==> flow/design.v (excerpt) <==
module MatrixMultUnit(
  input wire reset_n                      ,  
  input wire clk                          ,
  input wire dut_valid                    , 
  output wire dut_ready                   ,
  output wire                           dut__tb__sram_input_write_enable  ,
  output wire [16-1 : 0     ]   dut__tb__sram_input_write_address ,
  output wire [32-1 : 0     ]   dut__tb__sram_input_write_data    ,
  output reg  [16-1 : 0     ]   dut__tb__sram_input_read_address  , 
  input  wire [32-1 : 0     ]   tb__dut__sram_input_read_data     ,     
  output wire                           dut__tb__sram_weight_write_enable  ,
  output wire [16-1 : 0     ]   dut__tb__sram_weight_write_address ,
  output wire [32-1 : 0     ]   dut__tb__sram_weight_write_data    ,
  output reg  [16-1 : 0     ]   dut__tb__sram_weight_read_address  , 
  input  wire [32-1 : 0     ]   tb__dut__sram_weight_read_data     ,     
  output wire                           dut__tb__sram_result_write_enable  ,
  output reg  [16-1 : 0     ]   dut__tb__sram_result_write_address ,
  output wire [32-1 : 0     ]   dut__tb__sram_result_write_data    ,
  output reg  [16-1 : 0     ]   dut__tb__sram_result_read_address  , 
  input  wire [32-1 : 0     ]   tb__dut__sram_result_read_data     ,    
  output wire                           dut__tb__sram_scratchpad_write_enable  ,
  output reg  [16-1 : 0     ]   dut__tb__sram_scratchpad_write_address ,
  output wire [32-1 : 0     ]   dut__tb__sram_scratchpad_write_data    ,
  output reg  [16-1 : 0     ]   dut__tb__sram_scratchpad_read_address  , 
  input  wire [32-1 : 0     ]   tb__dut__sram_scratchpad_read_data  
);
Size in the first run: about 8,100 cells after synthesis, ~390 I/O pins, about 58,000 um2 of cells after synthesis.
make LEC_CHECK=0 ABC_AREA=1 CAP_MARGIN=20 CORE_MARGIN=2 CORE_UTILIZATION=71 CTS_CLUSTER_DIAMETER=61 CTS_CLUSTER_SIZE=58 GPL_ROUTABILITY_DRIVEN=1 MAX_ROUTING_LAYER=met4 PLACE_DENSITY=0.65 SETUP_SLACK_MARGIN=1.78 SLEW_MARGIN=20 TNS_END_PERCENT=100 finish   # period 6.9 ns
run.sh (not shown) runs the stock make flow with config.mk's settings and CLKGATE_MAP_FILE=.
The baseline stopped in global routing.
==> next run, changes <==
ABC_AREA = unset   (was 1)
CORE_UTILIZATION = 69   (was 71)
CTS_CLUSTER_DIAMETER = unset   (was 61)
CTS_CLUSTER_SIZE = unset   (was 58)
GPL_ROUTABILITY_DRIVEN = unset   (was 1)
MAX_ROUTING_LAYER = unset   (was met4)
PLACE_DENSITY = unset   (was 0.65)
SETUP_SLACK_MARGIN = unset   (was 1.78)
TNS_END_PERCENT = unset   (was 100)
clock period = 15.0 ns   (was 6.9 ns; I/O delays follow)
Result: The changed run ran to the end with no violations; die area falls by 1.4%; synthesized area falls by 4.2%; synthesized cell count falls by 18%.
==> next run, changes <==
CORE_UTILIZATION = 59   (was 69)
SETUP_SLACK_MARGIN = -0.35   (was unset)
TNS_END_PERCENT = 5   (was unset)
clock period = 4.39 ns   (was 15.0 ns; I/O delays follow)
The new run ran to the end with violations: negative setup slack.
Cell count goes up by 14%.
Count of clock-buffer cells in the layout increases by 3.
Synthesized cell count is unchanged.
Global-route usage fell by 3.4 points.
Routed wire length is higher by 11%.
==> next run, changes <==
CORE_UTILIZATION = 40   (was 59)
SETUP_SLACK_MARGIN = -0.2   (was -0.35)
TNS_END_PERCENT = unset   (was 5)
clock period = 8.17 ns   (was 4.39 ns; I/O delays follow)
Outcome: The new run ran to the end with no violations. Utilization shrinks by 30 points. Synthesized cell count stays the same. Clock-buffer cell count grows by 7. First-iteration DRC count shrinks by 28%. Via count shrinks by 9.8%. Final area shrinks by 11%. Sequential cell count stays the same. Final cell count shrinks by 3.0%.


Starting RTL as in the previous note.
==> flow/config.mk <==
export PLATFORM = sky130hd
export DESIGN_NAME = MatrixMultUnit
export DESIGN_NICKNAME = MatrixMultUnit
export VERILOG_FILES = /design/flow/design.v
export SDC_FILE = /design/flow/constraint.sdc
export NUM_CORES = 4
export LEC_CHECK = 0
export ABC_AREA = 1
export CAP_MARGIN = 20
export CORE_MARGIN = 2
export CORE_UTILIZATION = 71
export CTS_CLUSTER_DIAMETER = 61
export CTS_CLUSTER_SIZE = 39
export GPL_ROUTABILITY_DRIVEN = 1
export MAX_ROUTING_LAYER = met4
export PLACE_DENSITY = 0.62
export SETUP_SLACK_MARGIN = -0.33
export SLEW_MARGIN = 20
export TNS_END_PERCENT = 100
==> flow/constraint.sdc <==
create_clock -name core_clock -period 5.97 [get_ports {clk}]
set_input_delay 1.1940 -clock core_clock [delete_from_list [all_inputs] [get_ports {clk}]]
set_output_delay 1.1940 -clock core_clock [all_outputs]
set_load 0.01 [all_outputs]
The starting point did not get past 5_1_grt.
Edit:
==> flow/config.mk (replaced) <==
export PLATFORM = sky130hd
export DESIGN_NAME = MatrixMultUnit
export DESIGN_NICKNAME = MatrixMultUnit
export VERILOG_FILES = /design/flow/design.v
export SDC_FILE = /design/flow/constraint.sdc
export NUM_CORES = 4
export LEC_CHECK = 0
export CAP_MARGIN = 20
export CORE_MARGIN = 2
export CORE_UTILIZATION = 40
export SLEW_MARGIN = 20
==> flow/constraint.sdc (replaced) <==
create_clock -name core_clock -period 10.0 [get_ports {clk}]
set_input_delay 2.0000 -clock core_clock [delete_from_list [all_inputs] [get_ports {clk}]]
set_output_delay 2.0000 -clock core_clock [all_outputs]
set_load 0.01 [all_outputs]
After rerunning:
- Now the flow finished clean
- synthesized area came out lower by 4.2%
- die area came out higher by about 70%
- synthesized cell count came out lower by about 18%
Edit:
--- a/flow/config.mk
+++ b/flow/config.mk
@@ -8,4 +8,5 @@
 export CAP_MARGIN = 20
 export CORE_MARGIN = 2
-export CORE_UTILIZATION = 40
+export CORE_UTILIZATION = 72
+export CTS_CLUSTER_DIAMETER = 371
 export SLEW_MARGIN = 20
==> flow/constraint.sdc (replaced) <==
create_clock -name core_clock -period 7.85 [get_ports {clk}]
set_input_delay 1.5700 -clock core_clock [delete_from_list [all_inputs] [get_ports {clk}]]
set_output_delay 1.5700 -clock core_clock [all_outputs]
set_load 0.01 [all_outputs]
Outcome:
- global-route usage is higher by 20 points
- wire length decreases by a few percent
- synthesized cell count stays the same
- die size fell by well over a third
Edit:
--- a/flow/config.mk
+++ b/flow/config.mk
@@ -8,5 +8,4 @@
 export CAP_MARGIN = 20
 export CORE_MARGIN = 2
-export CORE_UTILIZATION = 72
-export CTS_CLUSTER_DIAMETER = 371
+export CORE_UTILIZATION = 40
 export SLEW_MARGIN = 20
==> flow/constraint.sdc (replaced) <==
create_clock -name core_clock -period 8.17 [get_ports {clk}]
set_input_delay 1.6340 -clock core_clock [delete_from_list [all_inputs] [get_ports {clk}]]
set_output_delay 1.6340 -clock core_clock [all_outputs]
set_load 0.01 [all_outputs]
Result: Area after synthesis does not change. Wire length rose by about 0.8%. Register-to-register slack improves by 0.12 ns.


MatrixMultUnit again, from the RTL that the note above started with.
Settings: LEC_CHECK=0, ABC_AREA=1, CAP_MARGIN=20, CORE_MARGIN=2, CORE_UTILIZATION=72, CTS_CLUSTER_DIAMETER=344, CTS_CLUSTER_SIZE=97, PLACE_DENSITY=0.41, SETUP_SLACK_MARGIN=-0.62, SLEW_MARGIN=20, TNS_END_PERCENT=5; clock period 6.3 ns.
The baseline did not get past global routing (5_1_grt) (GRT-0232).
Rerun with:
--- a/flow/config.mk
+++ b/flow/config.mk
@@ -8 +7,0 @@
-export ABC_AREA = 1
@@ -11,5 +10,2 @@
-export CORE_UTILIZATION = 72
-export CTS_CLUSTER_DIAMETER = 344
-export CTS_CLUSTER_SIZE = 97
-export PLACE_DENSITY = 0.41
-export SETUP_SLACK_MARGIN = -0.62
+export CORE_UTILIZATION = 71
+export CTS_CLUSTER_SIZE = 34
@@ -17 +12,0 @@
-export TNS_END_PERCENT = 5
==> flow/constraint.sdc (replaced) <==
create_clock -name core_clock -period 6.59 [get_ports {clk}]
set_input_delay 1.3180 -clock core_clock [delete_from_list [all_inputs] [get_ports {clk}]]
set_output_delay 1.3180 -clock core_clock [all_outputs]
set_load 0.01 [all_outputs]
=> This time the run reached the layout checks and failed them: setup timing; area after synthesis goes down by a few percent; die area shrinks by a few percent; synthesized cell count went down by about a fifth.
Rerun with:
--- a/flow/config.mk
+++ b/flow/config.mk
@@ -8 +8,2 @@
-export CAP_MARGIN = 20
+export ABC_AREA = 1
+export CAP_MARGIN = 5
@@ -10,0 +12 @@
+export CTS_CLUSTER_DIAMETER = 298
Result: This time the run did not get past global routing (5_1_grt) with GRT-0232. Die size went up by a few percent. Area after synthesis goes up by a few percent. Synthesized cell count grows by about a fifth.
Rerun with:
--- a/flow/config.mk
+++ b/flow/config.mk
@@ -8,2 +8 @@
-export ABC_AREA = 1
-export CAP_MARGIN = 5
+export CAP_MARGIN = 20
@@ -11,3 +10 @@
-export CORE_UTILIZATION = 71
-export CTS_CLUSTER_DIAMETER = 298
-export CTS_CLUSTER_SIZE = 34
+export CORE_UTILIZATION = 59
==> flow/constraint.sdc (replaced) <==
create_clock -name core_clock -period 4.39 [get_ports {clk}]
set_input_delay 0.8780 -clock core_clock [delete_from_list [all_inputs] [get_ports {clk}]]
set_output_delay 0.8780 -clock core_clock [all_outputs]
set_load 0.01 [all_outputs]
After rerunning:
- With this change the flow ran to the end with violations: setup timing
- synthesized area went down by 4.2%
- die area rises by 15%
- synthesized cell count came out lower by 18%


Starting RTL as in the previous note.
Design MatrixMultUnit, start of the top module:
module MatrixMultUnit(
  input wire reset_n                      ,  
  input wire clk                          ,
  input wire dut_valid                    , 
  output wire dut_ready                   ,
  output wire                           dut__tb__sram_input_write_enable  ,
  output wire [16-1 : 0     ]   dut__tb__sram_input_write_address ,
  output wire [32-1 : 0     ]   dut__tb__sram_input_write_data    ,
  output reg  [16-1 : 0     ]   dut__tb__sram_input_read_address  , 
  input  wire [32-1 : 0     ]   tb__dut__sram_input_read_data     ,     
  output wire                           dut__tb__sram_weight_write_enable  ,
  output wire [16-1 : 0     ]   dut__tb__sram_weight_write_address ,
  output wire [32-1 : 0     ]   dut__tb__sram_weight_write_data    ,
  output reg  [16-1 : 0     ]   dut__tb__sram_weight_read_address  , 
  input  wire [32-1 : 0     ]   tb__dut__sram_weight_read_data     ,     
  output wire                           dut__tb__sram_result_write_enable  ,
  output reg  [16-1 : 0     ]   dut__tb__sram_result_write_address ,
  output wire [32-1 : 0     ]   dut__tb__sram_result_write_data    ,
  output reg  [16-1 : 0     ]   dut__tb__sram_result_read_address  , 
  input  wire [32-1 : 0     ]   tb__dut__sram_result_read_data     ,    
  output wire                           dut__tb__sram_scratchpad_write_enable  ,
  output reg  [16-1 : 0     ]   dut__tb__sram_scratchpad_write_address ,
  output wire [32-1 : 0     ]   dut__tb__sram_scratchpad_write_data    ,
  output reg  [16-1 : 0     ]   dut__tb__sram_scratchpad_read_address  , 
  input  wire [32-1 : 0     ]   tb__dut__sram_scratchpad_read_data  
);
make LEC_CHECK=0 CAP_MARGIN=15 CORE_MARGIN=2 CORE_UTILIZATION=71 CTS_CLUSTER_SIZE=41 HOLD_SLACK_MARGIN=-0.09 SLEW_MARGIN=20 finish   # period 6.59 ns
The baseline finished but failed the layout checks on setup timing.
Next try:
ABC_AREA = 1   (was unset)
CAP_MARGIN = 20   (was 15)
HOLD_SLACK_MARGIN = unset   (was -0.09)
MAX_ROUTING_LAYER = met4   (was unset)
clock period = 5.26 ns   (was 6.59 ns; I/O delays follow)
What happened: Now the flow died in global routing on GRT-0116; die area goes up by a few percent; synthesized cell count goes up by about a fifth; area after synthesis goes up by a few percent.
